## the previous run
Design Final_Project, start of the top module:
module Final_Project(reset,sw1,sw2,sw3,sw4,FPGA_clk,dot_row,dot0_col,dot1_col,
							out1, out2, out3, out4, out5, out6);
input FPGA_clk;	 
input reset, sw1, sw2, sw3, sw4; 
output [7:0]dot_row, dot0_col, dot1_col;
output [6:0]out1, out2, out3, out4, out5, out6;
reg [3:0]x;	 
reg move_x;	 
reg [1:0]move_y;	 
reg [2:0]y;	 
reg [1:0]gamestate;	 
reg [6:0]timecount;  
reg [6:0]lscore, rscore;
reg [3:0]x_q;
reg [2:0]y_q;
reg [1:0]gamestate_q;
reg [6:0]lscore_q, rscore_q;
wire [7:0]my_plate, enemy_plate; 
wire ballclk;
wire plateclk;
wire timeclk;
wire refreshclk;	
wire dotmatrixclk;
wire goalclk;
wire [7:0]dot_row, dot0_col, dot1_col;
wire [6:0]out1, out2, out3, out4, out5, out6;
dotmatrix DOT(.clk(FPGA_clk), .reset(reset), .en(dotmatrixclk), .gamestate(gamestate_q), .dot_row(dot_row), 
				  .dot0_col(dot0_col), .dot1_col(dot1_col), .my_plate(my_plate),
				  .rscore(rscore_q), .lscore(lscore_q),
				  .enemy_plate(enemy_plate), .x(x_q), .y(y_q));
plate PLA (.reset(reset), .clk(FPGA_clk), .en(plateclk), .sw1(sw1), .sw2(sw2), .sw3(sw3), .sw4(sw4), 
			  .nextleftpos(my_plate), .nextrightpos(enemy_plate));
  ...
For scale: roughly 2400 cells after synthesis, about 72 I/O pins, roughly 18000 um^2 of cells after synthesis.
export LEC_CHECK = 0
export CAP_MARGIN = 20
export CORE_MARGIN = 2
export CORE_UTILIZATION = 42
export CTS_CLUSTER_DIAMETER = 210
export GPL_TIMING_DRIVEN = 0
export MAX_ROUTING_LAYER = met4
export PLACE_DENSITY_LB_ADDON = 0.02
export SLEW_MARGIN = 20
export TNS_END_PERCENT = 80
create_clock -name core_clock -period 6.01 [get_ports {FPGA_clk}]
run.sh (not shown) runs the stock make flow with config.mk's settings and CLKGATE_MAP_FILE=.
The following lists how the current run was set up differently from the previous run:
# the previous run
export LEC_CHECK = 0
export CAP_MARGIN = 20
export CORE_MARGIN = 2
export CORE_UTILIZATION = 42
export CTS_CLUSTER_DIAMETER = 210
export GPL_TIMING_DRIVEN = 0
export MAX_ROUTING_LAYER = met4
export PLACE_DENSITY_LB_ADDON = 0.02
export SLEW_MARGIN = 20
export TNS_END_PERCENT = 80
create_clock -name core_clock -period 6.01 [get_ports {FPGA_clk}]
# the current run
export LEC_CHECK = 0
export CAP_MARGIN = 20
export CORE_MARGIN = 2
export CORE_UTILIZATION = 68
export CTS_CLUSTER_DIAMETER = 210
export GPL_TIMING_DRIVEN = 1
export MAX_ROUTING_LAYER = met4
export SLEW_MARGIN = 20
export TNS_END_PERCENT = 80
create_clock -name core_clock -period 4.89 [get_ports {FPGA_clk}]
Results
- | the current run | all stages done | FAIL | setup timing |
- For the net switching component of the power, the current run came in 22% higher than the previous run did.
- Between the previous run and the current run, power after layout increased.
- The higher clock-buffer cell count of the previous run and the current run is in the previous run.
- Global-route usage over all layers ends up higher on the current run.
- Between the previous run and the current run, the synthesis-to-layout area growth is lower for the current run.
- Diff the current run..the previous run | number of multi-input logic gates | unchanged
- Summary: with the previous run as the reference, number of ordinary and repair buffers in the finished layout in the current run moved down by more than a quarter.
- The run showing the greater standard-cell row count is the previous run.
- Reported for the previous run and the current run, number of slew-limit violations in the final report turned out identical to the last digit.
- Looking at sequential share of layout area, the current run sits 0.16 points above the previous run.
- Compared with the previous run, count of vias placed by the detailed router in the current run increased by a few percent.


Final_Project again, from the RTL that the note above started with.
Design Final_Project, start of the top module:
module Final_Project(reset,sw1,sw2,sw3,sw4,FPGA_clk,dot_row,dot0_col,dot1_col,
							out1, out2, out3, out4, out5, out6);
Settings: LEC_CHECK=0, ABC_AREA=1, CAP_MARGIN=20, CORE_MARGIN=2, CORE_UTILIZATION=72, CTS_CLUSTER_SIZE=75, SETUP_SLACK_MARGIN=1.25, SLEW_MARGIN=20; clock period 4.78 ns.
The first run failed in 5_1_grt.
Then changed:
Settings changed: ABC_AREA 1 to unset, CTS_CLUSTER_DIAMETER set to 42, CTS_CLUSTER_SIZE 75 to unset, MAX_ROUTING_LAYER set to met4, SETUP_SLACK_MARGIN 1.25 to 1.09.
Clock period 4.78 ns to 4.21 ns, I/O delays scaled along.
- The changed run failed in 5_1_grt (GRT-0116)
- die size fell by 7.9%
- area after synthesis went down by 8.1%
- synthesized cell count decreases by 25%
Then changed:
Settings changed: CORE_UTILIZATION 72 to 68, CTS_CLUSTER_DIAMETER 42 to unset, SETUP_SLACK_MARGIN 1.09 to unset.
Effect: With this change the flow finished but fails on setup timing. Die area went up by 5.7%. Area after synthesis does not change. Synthesized cell count stays the same.
Then changed:
Settings changed: ABC_AREA set to 1, CORE_UTILIZATION 68 to 70, CTS_CLUSTER_DIAMETER set to 201, MAX_ROUTING_LAYER met4 to unset.
Clock period 4.21 ns to 4.22 ns, I/O delays scaled along.
Effect:
- Now the flow stopped in 5_1_grt (GRT-0232)
- area after synthesis goes up by 8.8%
- die size goes up by 5.5%
- synthesized cell count goes up by 33%


== run Z ==
Starting RTL as in the previous note.
export LEC_CHECK = 0
export ABC_AREA = 1
export CAP_MARGIN = 20
export CORE_MARGIN = 2
export CORE_UTILIZATION = 72
export PLACE_DENSITY = 0.82
export SLEW_MARGIN = 20
create_clock -name core_clock -period 4.78 [get_ports {FPGA_clk}]
In run Z the implementation ran to completion but is not tape-out ready, as the final checks report negative setup slack.
Input changes introduced in run H (baseline for comparison: run Z):
- CORE_UTILIZATION changed from 72 to 26
- ABC_AREA removed (was 1)
- PLACE_DENSITY removed (was 0.82)
- the clock period (ns, I/O delays scaled along) changed from 4.78 to 7.21
--- outcome ---
Run H finished every step from synthesis to the final layout, and the layout passed the timing, design-rule and antenna checks.
For the arithmetic-cell share of the synthesized area counting full adders, half adders and majority gates, run H came in 0.61 points higher than run Z did.
Going from run Z to run H, number of post-CTS setup repair buffers now sits lower; global routing met1 resource utilization now sits lower.
Reported for run H and run Z, number of sinks driven by the clock tree turned out identical to the last digit.
Comparing run H and run Z, the higher largest vdd supply drop was measured on run Z.
[run H vs run Z] final instance count without filler cells: lower in run H
Run H vs run Z: multi-input logic cell count down by more than 10%
[run H vs run Z] clock-buffer cell count: higher in run H
Run H vs. run Z: total power went down 1.5 mW, number of stages on the worst setup path dropped 9.


Starting RTL as in the previous note.
make LEC_CHECK=0 ABC_AREA=0 CAP_MARGIN=35 CORE_ASPECT_RATIO=1.88 CORE_MARGIN=2 CORE_UTILIZATION=24 GPL_ROUTABILITY_DRIVEN=0 HOLD_SLACK_MARGIN=-0.09 PLACE_DENSITY_LB_ADDON=0.26 SETUP_SLACK_MARGIN=-0.16 SLEW_MARGIN=20 finish   # period 11.0 ns
Then changed:
ABC_AREA = default   (was 0)
CAP_MARGIN = 20   (was 35)
CORE_ASPECT_RATIO = default   (was 1.88)
CORE_UTILIZATION = 72   (was 24)
GPL_ROUTABILITY_DRIVEN = default   (was 0)
HOLD_SLACK_MARGIN = default   (was -0.09)
MAX_ROUTING_LAYER = met4   (was default)
PLACE_DENSITY = 0.67   (was default)
PLACE_DENSITY_LB_ADDON = default   (was 0.26)
SETUP_SLACK_MARGIN = -0.6   (was -0.16)
clock period = 8.15 ns   (was 11.0 ns; I/O delays follow)
Result: Clock power went up by 35%. Global-route usage goes up by 23 points. Cell count went down by 20%. Synthesized area stays the same. Final area is lower by 4.6%.
Then changed:
CORE_UTILIZATION = 57   (was 72)
CTS_CLUSTER_SIZE = 96   (was default)
MAX_ROUTING_LAYER = default   (was met4)
PLACE_DENSITY = default   (was 0.67)
SETUP_SLACK_MARGIN = default   (was -0.6)
clock period = 7.4 ns   (was 8.15 ns; I/O delays follow)
Effect:
- cell count grows by 3.2%
- sequential share of layout area falls by 0.35 points
- count of clock-buffer cells in the layout is lower by 1
- clock skew is higher by 0.020 ns
- power rises by 16%
- setup slack degrades by 0.50 ns
- final area climbs by 1.3%
- clock power went up by 24%
- global-route usage went down by 9.5 points
- utilization shrinks by 17 points
- worst hold slack degrades by 0.0083 ns
Then changed:
CORE_UTILIZATION = 40   (was 57)
CTS_CLUSTER_SIZE = default   (was 96)
clock period = 8.18 ns   (was 7.4 ns; I/O delays follow)
Effect:
- worst setup slack gains 0.55 ns
- cell count is higher by a few percent
- clock skew is lower by 0.025 ns
- clock-buffer cell count is higher by 7
- via count barely changes
- die area is higher by well over a third
- register-to-register slack gains 0.68 ns
Then changed:
clock period = 7.21 ns   (was 8.18 ns; I/O delays follow)
=> Design area stays flat. Flip-flop count stays the same. Cell count stays flat.


## harbor
Final_Project again, from the RTL that the note above started with.
export LEC_CHECK = 0
export ABC_AREA = 1
export CAP_MARGIN = 20
export CORE_MARGIN = 2
export CORE_UTILIZATION = 68
export CTS_CLUSTER_DIAMETER = 210
export GPL_TIMING_DRIVEN = 1
export MAX_ROUTING_LAYER = met4
export SLEW_MARGIN = 5
export TNS_END_PERCENT = 80
create_clock -name core_clock -period 4.15 [get_ports {FPGA_clk}]
harbor did not run to completion, as it errored out during global routing.
Inputs modified between harbor and onyx:
- SLEW_MARGIN now 20, was 5
- GPL_TIMING_DRIVEN no longer set, was 1
- MAX_ROUTING_LAYER no longer set, was met4
- CTS_CLUSTER_DIAMETER no longer set, was 210
- CORE_UTILIZATION now 70, was 68
- TNS_END_PERCENT no longer set, was 80
- the clock period (ns, I/O delays scaled along) now 4.82, was 4.15
## What came out
- Not one of harbor and onyx finished clean.
- For harbor, the flow was terminated by a tool error in global routing and produced no final design.
- Layout checks on onyx: not met. Flow itself completed; violations: negative setup slack.
- Relative to harbor, the cell area reported after detailed placement measured on onyx has decreased by a few percent.
- onyx -> harbor: number of top-level pins delta 0, exact match
- Compared with harbor, onyx shows a floorplan-stage core utilization that is 2.1 points higher.
Power and IR drop assume default switching activity.
